== try-indigo ==
==> flow/design.v (excerpt) <==
module ArquitecturaHybridARMIPS(input logic clk, reset,
										  output logic [31:0] imem_addr,
										  input logic [31:0] imem_rdata,
										  output logic [31:0] mem_addr,
										  output logic dmem_we,
										  output logic [31:0] dmem_wdata,
										  input logic [31:0] dmem_rdata,
										  output logic pmem_we,
										  output logic [1:0] pmem_wdata,
										  input logic [1:0] pmem_rdata,
										  output logic rf_we,
										  output logic [3:0] rf_waddr,
										  output logic [31:0] rf_wdata);
clock: 13.0 ns
lec_check: 0
cap_margin: 10
core_margin: 5
core_utilization: 40
cts_cluster_diameter: 150
hold_slack_margin: 0.16
slew_margin: 15
run.sh (not shown) runs the stock make flow with config.mk's settings and CLKGATE_MAP_FILE=.
In try-indigo the implementation completed, yet the final layout does not meet the checks, the culprit being negative setup slack.
Changes in try-lagoon relative to try-indigo:
diff --git a/flow/config.mk b/flow/config.mk
--- a/flow/config.mk
+++ b/flow/config.mk
@@ -8,6 +8,5 @@
-export CAP_MARGIN = 10
-export CORE_MARGIN = 5
-export CORE_UTILIZATION = 40
-export CTS_CLUSTER_DIAMETER = 150
-export HOLD_SLACK_MARGIN = 0.16
-export SLEW_MARGIN = 15
+export CAP_MARGIN = 20
+export CORE_MARGIN = 2
+export CORE_UTILIZATION = 58
+export SETUP_SLACK_MARGIN = 0.87
+export SLEW_MARGIN = 20
==> flow/constraint.sdc <==
create_clock -name core_clock -period 8.14 [get_ports {clk}]
set_input_delay 1.6280 -clock core_clock [delete_from_list [all_inputs] [get_ports {clk}]]
set_output_delay 1.6280 -clock core_clock [all_outputs]
set_load 0.01 [all_outputs]
- Compared with try-indigo, in try-lagoon clock-buffer cell count has decreased; part of the total power dissipated in the clock network has decreased; via count has increased; peak clock frequency supported by timing has remained practically unchanged; global-route wire length before repair has increased.
- try-lagoon vs try-indigo — number of logic stages on the critical path including buffering climbed by a few percent
- As for a clean layout from try-indigo and try-lagoon, there is none.
- try-indigo had finished all stages when the layout checks came back failing, citing negative setup slack.
- From the logs: try-lagoon reached the end of the flow and failed the layout checks with negative setup slack.
- Cmp try-lagoon vs try-indigo: CTS buffer count lower in try-lagoon
- Share of total power in combinational logic for try-lagoon: 6.2 points up relative to try-indigo
- From try-indigo to try-lagoon the numbers moved as follows: all-layer global routing usage rose by 18 points, cell internal power dissipation rose by about 66%, core utilization rose by 22 points.
diff inputs: try-lagoon => try-violet
diff --git a/flow/config.mk b/flow/config.mk
--- a/flow/config.mk
+++ b/flow/config.mk
@@ -10,2 +10,2 @@
-export CORE_UTILIZATION = 58
-export SETUP_SLACK_MARGIN = 0.87
+export CORE_UTILIZATION = 66
+export MAX_ROUTING_LAYER = met4
==> flow/constraint.sdc <==
create_clock -name core_clock -period 11.0 [get_ports {clk}]
set_input_delay 2.2000 -clock core_clock [delete_from_list [all_inputs] [get_ports {clk}]]
set_output_delay 2.2000 -clock core_clock [all_outputs]
set_load 0.01 [all_outputs]
try-violet -> stages 100% | layout checks FAIL | negative setup slack. Relative to try-lagoon, share of the clock period used by the worst path has gone down in try-violet. Vias: try-violet more than try-lagoon. Register-to-register slack on try-violet is ahead of try-lagoon. The total power of try-violet was superior to that of try-lagoon.
### try-violet -> try-yarrow
diff --git a/flow/config.mk b/flow/config.mk
--- a/flow/config.mk
+++ b/flow/config.mk
@@ -9,3 +9,2 @@
-export CORE_MARGIN = 2
-export CORE_UTILIZATION = 66
-export MAX_ROUTING_LAYER = met4
+export CORE_MARGIN = 5
+export CORE_UTILIZATION = 28
==> flow/constraint.sdc <==
create_clock -name core_clock -period 13.7 [get_ports {clk}]
set_input_delay 2.7400 -clock core_clock [delete_from_list [all_inputs] [get_ports {clk}]]
set_output_delay 2.7400 -clock core_clock [all_outputs]
set_load 0.01 [all_outputs]
==> results <==
Summary of try-violet and try-yarrow: one run falls short of a clean finish, namely try-violet.
try-yarrow against try-violet: number of setup violations in the final report lower; clock-pin slew of the registers on the worst-case setup and hold paths roughly the same; worst setup slack after layout higher.
Input changes introduced in try-ember (baseline for comparison: try-yarrow):
diff --git a/flow/config.mk b/flow/config.mk
--- a/flow/config.mk
+++ b/flow/config.mk
@@ -10 +10 @@
-export CORE_UTILIZATION = 28
+export CORE_UTILIZATION = 40
Findings:
try-ember vs try-yarrow — wire length of the first global-routing pass dropped slightly. Final cell count in try-ember is about 9% lower than in try-yarrow. Compared try-ember against try-yarrow; endpoint required time on the critical path within noise. The run with more setup slack is try-ember; try-yarrow has less. As far as total power is concerned, try-ember and try-yarrow perform about the same. Relative to try-yarrow, the placeable core region of try-ember is lower by about 30%. The hold slack of try-ember falls short of that of try-yarrow by 3.5 ps. Ratio of total power to cell area delta for try-ember relative to try-yarrow: 1.3% higher. Shortest clock period the worst path allows after layout: lower on try-ember.

Setup of build 94:
ArquitecturaHybridARMIPS again, from the RTL that the note above started with.
Settings: LEC_CHECK=0, ABC_AREA=0, CAP_MARGIN=20, CELL_PAD_IN_SITES_DETAIL_PLACEMENT=0, CORE_ASPECT_RATIO=1.01, CORE_MARGIN=2, CORE_UTILIZATION=61, CTS_CLUSTER_SIZE=77, GPL_TIMING_DRIVEN=1, MAX_ROUTING_LAYER=met5, SETUP_SLACK_MARGIN=1.96, SLEW_MARGIN=20, TNS_END_PERCENT=20; clock period 7.75 ns.
What the final checks of build 94 revealed, after a flow that finished every stage, was a layout that fails on setup timing.
## Diff of input files: build 39 against build 94
Settings: removing TNS_END_PERCENT (formerly 20); removing GPL_TIMING_DRIVEN (formerly 1); removing ABC_AREA (formerly 0); removing CORE_ASPECT_RATIO (formerly 1.01); removing CELL_PAD_IN_SITES_DETAIL_PLACEMENT (formerly 0); changing CORE_UTILIZATION from 61 to 40; removing CTS_CLUSTER_SIZE (formerly 77); setting CTS_CLUSTER_DIAMETER to 280 for the first time; removing SETUP_SLACK_MARGIN (formerly 1.96); removing MAX_ROUTING_LAYER (formerly met5); changing the clock period (ns, I/O delays scaled along) from 7.75 to 20.8.
Multi-input gate area in the final layout in build 39 vs build 94: down about 2%. On clock period minus final worst setup slack, build 94 beats build 39. The lower sequential power of build 94 and build 39 is in build 39. The flow did not stop early for build 39: all stages ran, and the layout cleared the timing, design-rule and antenna checks. Build 39 ended up with DE_EXE.out[104] as its startpoint of the most critical setup path; build 94 ended up with DE_EXE.out[111].
The following lists how build 79 was set up differently from build 39:
Settings: CORE_UTILIZATION changed from 40 to 57; CORE_MARGIN changed from 2 to 5; CTS_CLUSTER_DIAMETER removed (was 280); the clock period (ns, I/O delays scaled along) changed from 20.8 to 8.22.
[summary]
Changes observed in build 79 relative to build 39: number of post-CTS setup repair buffers went up 13, final setup violation count went up 21. Post-synthesis share of cell area spent on xor and xnor gates: build 79 vs build 39, no meaningful difference. | worst-case setup margin in the final layout | build 79 vs build 39 | worse |. The final report for build 79 shows a completed flow and a layout that fails verification, specifically setup timing. Average wire per cell in the routed design down 0.54 um in build 79 wrt build 39.
Edits applied to the flow inputs when going from build 79 to build 71:
Settings: a change of CORE_MARGIN from 5 to 2; an added SETUP_SLACK_MARGIN of 1.91; a change of the clock period (ns, I/O delays scaled along) from 8.22 to 7.83.
Results
The runs compared here, build 79 and build 71, all ended either early or with open violations. Layout checks on build 79: not met. Flow itself completed; violations: setup timing. Build 71: aggregate global-route resource usage 6.2 points above build 79. Relative to build 79, setup TNS decreased by 8.62 ns in build 71. Total routed wirelength went up by a little under 10% going from build 79 to build 71. Power share of the combinational group (build 71 over build 79): increase, 1.9 points. On build 71: share of the core filled with cells in the final layout is 0.79 points higher than what build 79 gave. Maximum net fanout on the critical path was lower in build 79 than in build 71.
Input-level comparison between build 65 and build 71:
Settings: a change of CORE_MARGIN from 2 to 5; a deleted SETUP_SLACK_MARGIN that had been 1.91; a change of CORE_UTILIZATION from 57 to 27; a change of the clock period (ns, I/O delays scaled along) from 7.83 to 16.3.
Findings:
Build 65 went all the way through synthesis, placement and routing and the layout is clean on timing, DRC and antenna. Row worst setup slack: build 65 higher / build 71 lower. Going from build 71 to build 65, maximum vdd drop saw a decrease, total power has decreased, sum of buffers and inverters on the critical path moved up, count of clock-buffer cells in the layout climbed 6. Build 65 vs. build 71: post-place setup slack went up by 6.41 ns. Total die size grows by more than 100% when moving from build 71 to build 65. Build 65 gives less global routing usage on met1 than build 71 did.
diff inputs: build 65 => build 64
Settings: setting PLACE_DENSITY_LB_ADDON to 0.2 for the first time; changing CORE_UTILIZATION from 27 to 68; setting ABC_AREA to 1 for the first time; changing CORE_MARGIN from 5 to 2; changing the clock period (ns, I/O delays scaled along) from 16.3 to 6.33.
Results
- Complete run, failing final checks: build 64, reason setup timing.
- Between build 64 and build 65, it is build 64 whose buffer count from post-CTS setup fixing is higher, by 14.
- Build 65 -> build 64: number of cells on the critical path increased by more than 10%
- Of build 65 and build 64, the lower global placement routability congestion belongs to build 65.
- Compared with build 65, build 64 ends up with less cell area.
- The sequential share of layout area reported for build 64 is greater than that of build 65 by 0.88 points.
- When the final numbers for build 65 and build 64 were put side by side, the combinational cell area excluding buffers and inverters turned out to be greater in build 65.
- In build 64 the global-route wire length before repair turned out about 12% lower than in build 65.
- Build 65 vs build 64, slowest cell on the critical path: dfxtp_1 vs fa_2
- In build 64, complex-gate fraction of the synthesized area is higher than in build 65.
- Measured against build 64, the layout net count of build 65 comes out at 0.824 times the reference value.
- On synthesized area, build 64 does better than build 65.
- Taking build 64 as 1.0, build 65 lands at 0.37 on total chip power.
Power and IR drop assume default switching activity.
